==> flow/design.v <==
module calculator(
	input newkey,
	input [4:0] keycode,
	input clk,
	input rst,
	output reg [19:0] x,
	output reg led							 
	);
	localparam PLUS = 1'd0;					 
	localparam TIMES = 1'd1;				 
	localparam CLEAR20 = 20'd0;				 
	localparam CLEAR2 = 2'd0;				 
	localparam CLEAR1 = 1'd0;				 
	reg [19:0] y;
	reg op;
	reg [19:0] nextX;
	reg [19:0] nextY;
	reg nextOp;
	reg nextLED;
	reg [2:0] select;
	wire [19:0] sum;
	wire [19:0] product;
	wire [19:0] result;
	wire [19:0] ovp;						 
	wire ovs;								 
	always @ (posedge clk)
		begin
			if (rst)
				begin
					x <= CLEAR20;
					y <= CLEAR20;
					op <= CLEAR1;
					led <= CLEAR1;
				end
			else
				begin
					x <= nextX;
					y <= nextY;
					op <= nextOp;
					led <= nextLED;
				end
		end
  always @ (select, x, y, op, led, result, ovp, ovs, keycode)
		case(select)
			3'd0:						 
				begin
              		nextX = x;
					nextY = y;
					nextOp = op;
					nextLED = led;
				end
			3'd1:						 
				begin
              		nextX = CLEAR20;
					nextY = x;
					nextOp = PLUS;
					nextLED = CLEAR1;
				end
			3'd2:						 
				begin
              		nextX = CLEAR20;
					nextY = x;
					nextOp = TIMES;
					nextLED = CLEAR1;
				end
			3'd3:						 
				begin
              		nextX = result;
					nextY = y;
					nextOp = op;
					nextLED = op ? (ovp != 0) : ovs;
				end	
			3'd4:						 
				begin
              		nextX = CLEAR20;
					nextY = CLEAR20;
					nextOp = CLEAR1;				 
					nextLED = CLEAR1;
				end
			3'd7:						 
				begin
              		nextX = {x[15:0],keycode[3:0]};	 
					nextY = y;
					nextOp = op;
					nextLED = CLEAR1;
				end
			default:					 
				begin
              		nextX = x;
					nextY = y;
					nextOp = op;
					nextLED = led;
				end
		endcase
	always @ (newkey, keycode)
		begin
			if(!newkey)	select <= 3'd0;				 
			else if(keycode[4]) select <= 3'd7;		 
			else select <= keycode[2:0];			 
		end
	assign result = op ? product : sum;				 
	assign {ovp, product} = x * y;					 
	assign {ovs, sum} = x + y;						 
endmodule	
make LEC_CHECK=0 CAP_MARGIN=20 CORE_ASPECT_RATIO=1.42 CORE_MARGIN=2 CORE_UTILIZATION=72 CTS_CLUSTER_DIAMETER=275 HOLD_SLACK_MARGIN=-0.09 MAX_ROUTING_LAYER=met4 MIN_ROUTING_LAYER=met1 PLACE_DENSITY_LB_ADDON=0.01 SETUP_SLACK_MARGIN=-0.35 SLEW_MARGIN=15 TNS_END_PERCENT=40 finish   # period 6.17 ns
run.sh (not shown) runs the stock make flow with config.mk's settings and CLKGATE_MAP_FILE=.
The first run completed, yet does not pass: setup timing.
Rerun with:
Settings changed: CTS_CLUSTER_DIAMETER 275 to 42, SETUP_SLACK_MARGIN -0.35 to 1.73.
Clock period 6.17 ns to 7.13 ns, I/O delays scaled along.
Result:
- The new run produced a layout that fails on setup timing
- routed wire length decreases by 7.4%
- sequential cell count does not change
- total power decreases by 19%
- setup slack is better by 0.77 ns
- non-clock buffer count decreases by 136
- global-route usage decreases by 3.1 points
- count of clock-buffer cells in the layout increases by 1
- design area decreases by 4.7%
Rerun with:
Settings changed: CORE_ASPECT_RATIO 1.42 to unset, CTS_CLUSTER_DIAMETER 42 to 40, HOLD_SLACK_MARGIN -0.09 to unset, MAX_ROUTING_LAYER met4 to unset, MIN_ROUTING_LAYER met1 to unset, SETUP_SLACK_MARGIN 1.73 to 0.87, SLEW_MARGIN 15 to 20, TNS_END_PERCENT 40 to unset.
Clock period 7.13 ns to 6.5 ns, I/O delays scaled along.
What happened: This time the run failed in global routing (5_1_grt) on GRT-0232. Synthesized cell count is unchanged. Synthesized area does not change. Die size is about the same.
Rerun with:
Settings changed: CORE_UTILIZATION 72 to 59, CTS_CLUSTER_DIAMETER 40 to unset, PLACE_DENSITY_LB_ADDON 0.01 to unset, SETUP_SLACK_MARGIN 0.87 to unset.
Clock period 6.5 ns to 7.87 ns, I/O delays scaled along.
=> This time the run finished with timing, DRC and antenna clean; synthesized area does not change; die area rises by 21%; synthesized cell count stays the same.
Rerun with:
Settings changed: ABC_AREA set to 1, CTS_CLUSTER_DIAMETER set to 371, CTS_CLUSTER_SIZE set to 100.
Clock period 7.87 ns to 6.51 ns, I/O delays scaled along.
Cell count went up by a quarter to a third.
Clock power went up by about a fifth.
Global-route usage went down by 1.3 points.
Area after synthesis went up by a few percent.
Wire length went up by a few percent.
Clock skew went up by 0.0052 ns.
Design area went up by roughly a tenth.


RTL: the design.v shown in full above, as it stands there.
export LEC_CHECK = 0
export CAP_MARGIN = 20
export CELL_PAD_IN_SITES_DETAIL_PLACEMENT = 2
export CORE_ASPECT_RATIO = 1.42
export CORE_MARGIN = 6
export CORE_UTILIZATION = 56
export CTS_CLUSTER_DIAMETER = 333
export CTS_CLUSTER_SIZE = 31
export GPL_ROUTABILITY_DRIVEN = 1
export HOLD_SLACK_MARGIN = 0.12
export MAX_ROUTING_LAYER = met5
export MIN_ROUTING_LAYER = met1
export SETUP_SLACK_MARGIN = 3.13
export SLEW_MARGIN = 15
export TNS_END_PERCENT = 95
create_clock -name core_clock -period 13.3 [get_ports {clk}]
The starting point aborted during 3_5_place_dp (DPL-0033).
Change:
CELL_PAD_IN_SITES_DETAIL_PLACEMENT = default   (was 2)
CORE_UTILIZATION = 45   (was 56)
CTS_CLUSTER_SIZE = default   (was 31)
GPL_ROUTABILITY_DRIVEN = 0   (was 1)
MAX_ROUTING_LAYER = met4   (was met5)
SETUP_SLACK_MARGIN = 3.1   (was 3.13)
=> This time the run went through all stages and came out clean. Synthesized cell count is unchanged. Die size rose by about 23%. Synthesized area does not change.


// calculator: RTL as listed in full above, without the edits since
export LEC_CHECK = 0
export CAP_MARGIN = 0
export CORE_MARGIN = 2
export CORE_UTILIZATION = 72
export CTS_CLUSTER_DIAMETER = 395
export CTS_CLUSTER_SIZE = 10
export PLACE_DENSITY = 0.38
export SETUP_SLACK_MARGIN = 0.37
export SLEW_MARGIN = 20
export TNS_END_PERCENT = 5
create_clock -name core_clock -period 5.61 [get_ports {clk}]
The baseline produced a layout that fails on setup timing.
Then changed:
==> flow/config.mk (replaced) <==
export PLATFORM = sky130hd
export DESIGN_NAME = calculator
export DESIGN_NICKNAME = calculator
export VERILOG_FILES = /design/flow/design.v
export SDC_FILE = /design/flow/constraint.sdc
export NUM_CORES = 4
export LEC_CHECK = 0
export CAP_MARGIN = 20
export CORE_MARGIN = 2
export CORE_UTILIZATION = 40
export SLEW_MARGIN = 20
==> flow/constraint.sdc (replaced) <==
create_clock -name core_clock -period 10.0 [get_ports {clk}]
set_input_delay 2.0000 -clock core_clock [delete_from_list [all_inputs] [get_ports {clk}]]
set_output_delay 2.0000 -clock core_clock [all_outputs]
set_load 0.01 [all_outputs]
The changed run completed without violations.
Non-clock buffer count is lower by 244.
Sequential share of layout area increases by 0.19 points.
Final area shrinks by 10%.
Die area climbs by 78%.
Sequential power fell by 38%.
Clock power decreases by 55%.
Global-route usage is lower by 20 points.
Utilization falls by 43 points.
Routed wire length came out lower by 5.3%.
Synthesized cell count does not change.
Combinational power fell by 56%.


Setup of delta:
// calculator: RTL as listed in full above, without the edits since
clock: 7.12 ns
lec_check: 0
abc_area: 1
cap_margin: 20
core_margin: 2
core_utilization: 72
cts_cluster_diameter: 162
place_density: 0.38
setup_slack_margin: 1.49
slew_margin: 20
delta closes out successfully: all stages finished, all timing, DRC and antenna checks passed.
Modified inputs, violet compared to delta
- CTS_CLUSTER_DIAMETER removed (was 162)
- ABC_AREA removed (was 1)
- PLACE_DENSITY removed (was 0.38)
- CORE_UTILIZATION changed from 72 to 40
- SETUP_SLACK_MARGIN removed (was 1.49)
- the clock period (ns, I/O delays scaled along) changed from 7.12 to 7.87
- violet has setup slack below what delta had.
- When violet is set beside delta, its clock network fraction of total power turns out to be 8.8 points larger.
- Between delta and violet, basic-gate share of the synthesized area counting and, or, nand and nor cells decreased.
- Against delta, highest clock frequency the design can meet in violet came out worse.
- violet: global routing usage on met3 lower than delta


== before ==
// calculator: RTL as listed in full above, without the edits since
clock: 5.94 ns
lec_check: 0
cap_margin: 20
core_margin: 2
core_utilization: 65
slew_margin: 20
[flow] before | stages: complete | final checks: fail | reason: setup timing
The following lists how after was set up differently from before:
- PLACE_DENSITY newly set to 0.79
- CORE_UTILIZATION changed from 65 to 72
- MAX_ROUTING_LAYER newly set to met4
- the clock period (ns, I/O delays scaled along) changed from 5.94 to 8.22
### Flow results
- Diff before -> after | number of non-filler instances in the completed layout | down by more than 10%
- Power of the clock network went down by more than 10% going from before to after.
- Compared with before, in after share of total power in the clock network higher, number of nets in the final layout lower.
- Wire length of the first global-routing pass went down by a few percent going from before to after.
- Final standard cell area without fillers, after and before: larger value in before
- Looking only at shortest clock period the worst path allows after layout, and setting everything else aside, the higher value of after and before goes to after.
- after went all the way through the flow, and no timing, DRC or antenna check failed.


// calculator: RTL as listed in full above, without the edits since
make LEC_CHECK=0 ABC_AREA=1 CAP_MARGIN=20 CORE_ASPECT_RATIO=0.5 CORE_MARGIN=2 CORE_UTILIZATION=63 CTS_CLUSTER_DIAMETER=333 CTS_CLUSTER_SIZE=98 HOLD_SLACK_MARGIN=0.12 MAX_ROUTING_LAYER=met4 MIN_ROUTING_LAYER=met1 PLACE_DENSITY=0.35 SETUP_SLACK_MARGIN=3.1 SLEW_MARGIN=15 TNS_END_PERCENT=40 finish   # period 13.3 ns
The starting point went through all stages and came out clean.
Then changed:
- ABC_AREA: 1 -> default
- CORE_ASPECT_RATIO: 0.5 -> 1.42
- CORE_UTILIZATION: 63 -> 65
- CTS_CLUSTER_SIZE: 98 -> default
- PLACE_DENSITY: 0.35 -> default
- SETUP_SLACK_MARGIN: 3.1 -> -0.32
Result:
- synthesized area came out lower by 5.8%
- utilization came out higher by 0.85 points
- cell area falls by about 6%
Then changed:
- CORE_UTILIZATION: 65 -> 36
- SETUP_SLACK_MARGIN: -0.32 -> 3.1
Outcome: Global-route usage goes down by 16 points; via count goes down by a few percent; setup slack gains 0.031 ns; wire length goes up by a few percent; synthesized area stays the same.
Then changed:
- CORE_UTILIZATION: 36 -> 63
- CTS_CLUSTER_SIZE: default -> 98
- PLACE_DENSITY: default -> 0.55
What happened:
- flip-flop count is unchanged
- via count goes up by 1.3%
- worst hold slack loses 0.025 ns
- sequential share of layout area barely changes
- critical path depth does not change
- wire length fell by 3.8%
- area after synthesis does not change
- non-clock buffer count is higher by 1
- final cell count goes down by 10%
- synthesized cell count is unchanged
Then changed:
- CORE_UTILIZATION: 63 -> 66
- CTS_CLUSTER_SIZE: 98 -> default
- HOLD_SLACK_MARGIN: 0.12 -> -0.09
- PLACE_DENSITY: 0.55 -> default
- SETUP_SLACK_MARGIN: 3.1 -> 1.23
- clock period: 13.3 -> 7.13 ns (I/O delays scaled with it)
Outcome:
- combinational power rose by about 130%
- setup slack degrades by 5.1 ns
- sequential power increases by 76%
- routed wire length grows by about 2.2%
- first-iteration DRC count is higher by 22%
- area after synthesis does not change
- global-route usage grows by 3.0 points
- via count came out higher by 4.9%
- clock power came out higher by about 90%
- final cell count went up by about 4.5%
Then changed:
- ABC_AREA: default -> 1
- CORE_UTILIZATION: 66 -> 63
- CTS_CLUSTER_SIZE: default -> 98
- HOLD_SLACK_MARGIN: -0.09 -> 0.12
- PLACE_DENSITY: default -> 0.35
- SETUP_SLACK_MARGIN: 1.23 -> 3.98
- clock period: 7.13 -> 13.3 ns (I/O delays scaled with it)
=> The changed run completed without violations. Final cell count came out higher by 25%. Core utilization is lower by 9.1 points. Non-clock buffer count decreases by 107. Flip-flop count does not change. Total power came out lower by 44%. Register-to-register slack gains 5.7 ns.


RTL: the design.v shown in full above, as it stands there.
Settings: LEC_CHECK=0, ABC_AREA=1, CAP_MARGIN=20, CORE_ASPECT_RATIO=1.42, CORE_MARGIN=2, CORE_UTILIZATION=63, CTS_CLUSTER_DIAMETER=333, CTS_CLUSTER_SIZE=98, HOLD_SLACK_MARGIN=0.12, MAX_ROUTING_LAYER=met4, MIN_ROUTING_LAYER=met1, PLACE_DENSITY=0.35, SETUP_SLACK_MARGIN=0.05, SLEW_MARGIN=15, TNS_END_PERCENT=40; clock period 13.3 ns.
Rerun with:
--- a/flow/config.mk
+++ b/flow/config.mk
@@ -12 +12 @@
-export CORE_UTILIZATION = 63
+export CORE_UTILIZATION = 42
@@ -18,2 +18,2 @@
-export PLACE_DENSITY = 0.35
-export SETUP_SLACK_MARGIN = 0.05
+export PLACE_DENSITY = 0.8
+export SETUP_SLACK_MARGIN = 3.1
Result:
- critical path depth is unchanged
- combinational power is lower by about 4%
- synthesized cell count does not change
- wire length shrinks by 4.5%
- total power stays flat
- final area rises by 1.1%
- synthesized area is unchanged
- core utilization went down by 22 points
Rerun with:
--- a/flow/config.mk
+++ b/flow/config.mk
@@ -8 +7,0 @@
-export ABC_AREA = 1
@@ -9,0 +9,2 @@
+export CELL_PAD_IN_SITES_DETAIL_PLACEMENT = 2
+export CELL_PAD_IN_SITES_GLOBAL_PLACEMENT = 3
@@ -11,2 +12,2 @@
-export CORE_MARGIN = 2
-export CORE_UTILIZATION = 42
+export CORE_MARGIN = 10
+export CORE_UTILIZATION = 33
@@ -14 +15,2 @@
-export CTS_CLUSTER_SIZE = 98
+export CTS_CLUSTER_SIZE = 31
+export GPL_ROUTABILITY_DRIVEN = 1
@@ -16 +18 @@
-export MAX_ROUTING_LAYER = met4
+export MAX_ROUTING_LAYER = met5
@@ -18,2 +20 @@
-export PLACE_DENSITY = 0.8
-export SETUP_SLACK_MARGIN = 3.1
+export SETUP_SLACK_MARGIN = 3.13
@@ -21 +22 @@
-export TNS_END_PERCENT = 40
+export TNS_END_PERCENT = 95
Register-to-register slack degrades by 0.75 ns; worst setup slack degrades by 0.75 ns; power came out lower by roughly a tenth; worst hold slack degrades by 0.017 ns; sequential share of layout area came out higher by 0.23 points; sequential cell count stays the same; synthesized area came out lower by a few percent; non-clock buffer count came out higher by 13; via count came out lower by roughly a tenth; maximum frequency came out lower by roughly a tenth.


// calculator: RTL as listed in full above, without the edits since
==> flow/config.mk <==
export PLATFORM = sky130hd
export DESIGN_NAME = calculator
export DESIGN_NICKNAME = calculator
export VERILOG_FILES = /design/flow/design.v
export SDC_FILE = /design/flow/constraint.sdc
export NUM_CORES = 4
export LEC_CHECK = 0
export CAP_MARGIN = 20
export CELL_PAD_IN_SITES_GLOBAL_PLACEMENT = 1
export CORE_MARGIN = 4
export CORE_UTILIZATION = 40
export GPL_ROUTABILITY_DRIVEN = 0
export PLACE_DENSITY_LB_ADDON = 0.26
export SLEW_MARGIN = 20
==> flow/constraint.sdc <==
create_clock -name core_clock -period 10.3 [get_ports {clk}]
set_input_delay 2.0600 -clock core_clock [delete_from_list [all_inputs] [get_ports {clk}]]
set_output_delay 2.0600 -clock core_clock [all_outputs]
set_load 0.01 [all_outputs]
==> next run, changes <==
- CELL_PAD_IN_SITES_GLOBAL_PLACEMENT: 1 -> not set
- CORE_MARGIN: 4 -> 2
- CORE_UTILIZATION: 40 -> 70
- CTS_CLUSTER_DIAMETER: not set -> 32
- GPL_ROUTABILITY_DRIVEN: 0 -> not set
- PLACE_DENSITY_LB_ADDON: 0.26 -> not set
- clock period: 10.3 -> 6.74 ns (I/O delays scaled with it)
Outcome:
- The new run finished with negative setup slack left
- routed wire length hardly moves
- synthesized area does not change
- core utilization came out higher by 38 points
- setup slack loses 2.6 ns
- global-route usage increases by 20 points
- via count came out higher by 12%
- first-iteration DRC count grows by 77%


RTL: the design.v shown in full above, as it stands there.
Settings: LEC_CHECK=0, ABC_AREA=1, CAP_MARGIN=20, CORE_ASPECT_RATIO=1.42, CORE_MARGIN=2, CORE_UTILIZATION=72, CTS_CLUSTER_DIAMETER=333, CTS_CLUSTER_SIZE=75, GPL_ROUTABILITY_DRIVEN=0, HOLD_SLACK_MARGIN=0.12, MAX_ROUTING_LAYER=met4, MIN_ROUTING_LAYER=met1, SETUP_SLACK_MARGIN=-0.32, SLEW_MARGIN=15, TNS_END_PERCENT=5; clock period 13.3 ns.
Then changed:
- ABC_AREA: 1 -> unset
- CAP_MARGIN: 20 -> 10
- CELL_PAD_IN_SITES_DETAIL_PLACEMENT: unset -> 2
- CELL_PAD_IN_SITES_GLOBAL_PLACEMENT: unset -> 3
- CORE_MARGIN: 2 -> 6
- CORE_UTILIZATION: 72 -> 33
- CTS_CLUSTER_DIAMETER: 333 -> 45
- CTS_CLUSTER_SIZE: 75 -> 31
- GPL_ROUTABILITY_DRIVEN: 0 -> 1
- GPL_TIMING_DRIVEN: unset -> 0
- MAX_ROUTING_LAYER: met4 -> met5
- PLACE_DENSITY: unset -> 0.69
- SETUP_SLACK_MARGIN: -0.32 -> 3.13
- TNS_END_PERCENT: 5 -> 95
=> The new run ran to the end with no violations; core utilization decreases by 40 points; hold slack improved by 35 ps; critical path depth decreases by 6; power decreases by 4.9%.
Power figures rest on the tool's default switching activity, not on a simulated workload.
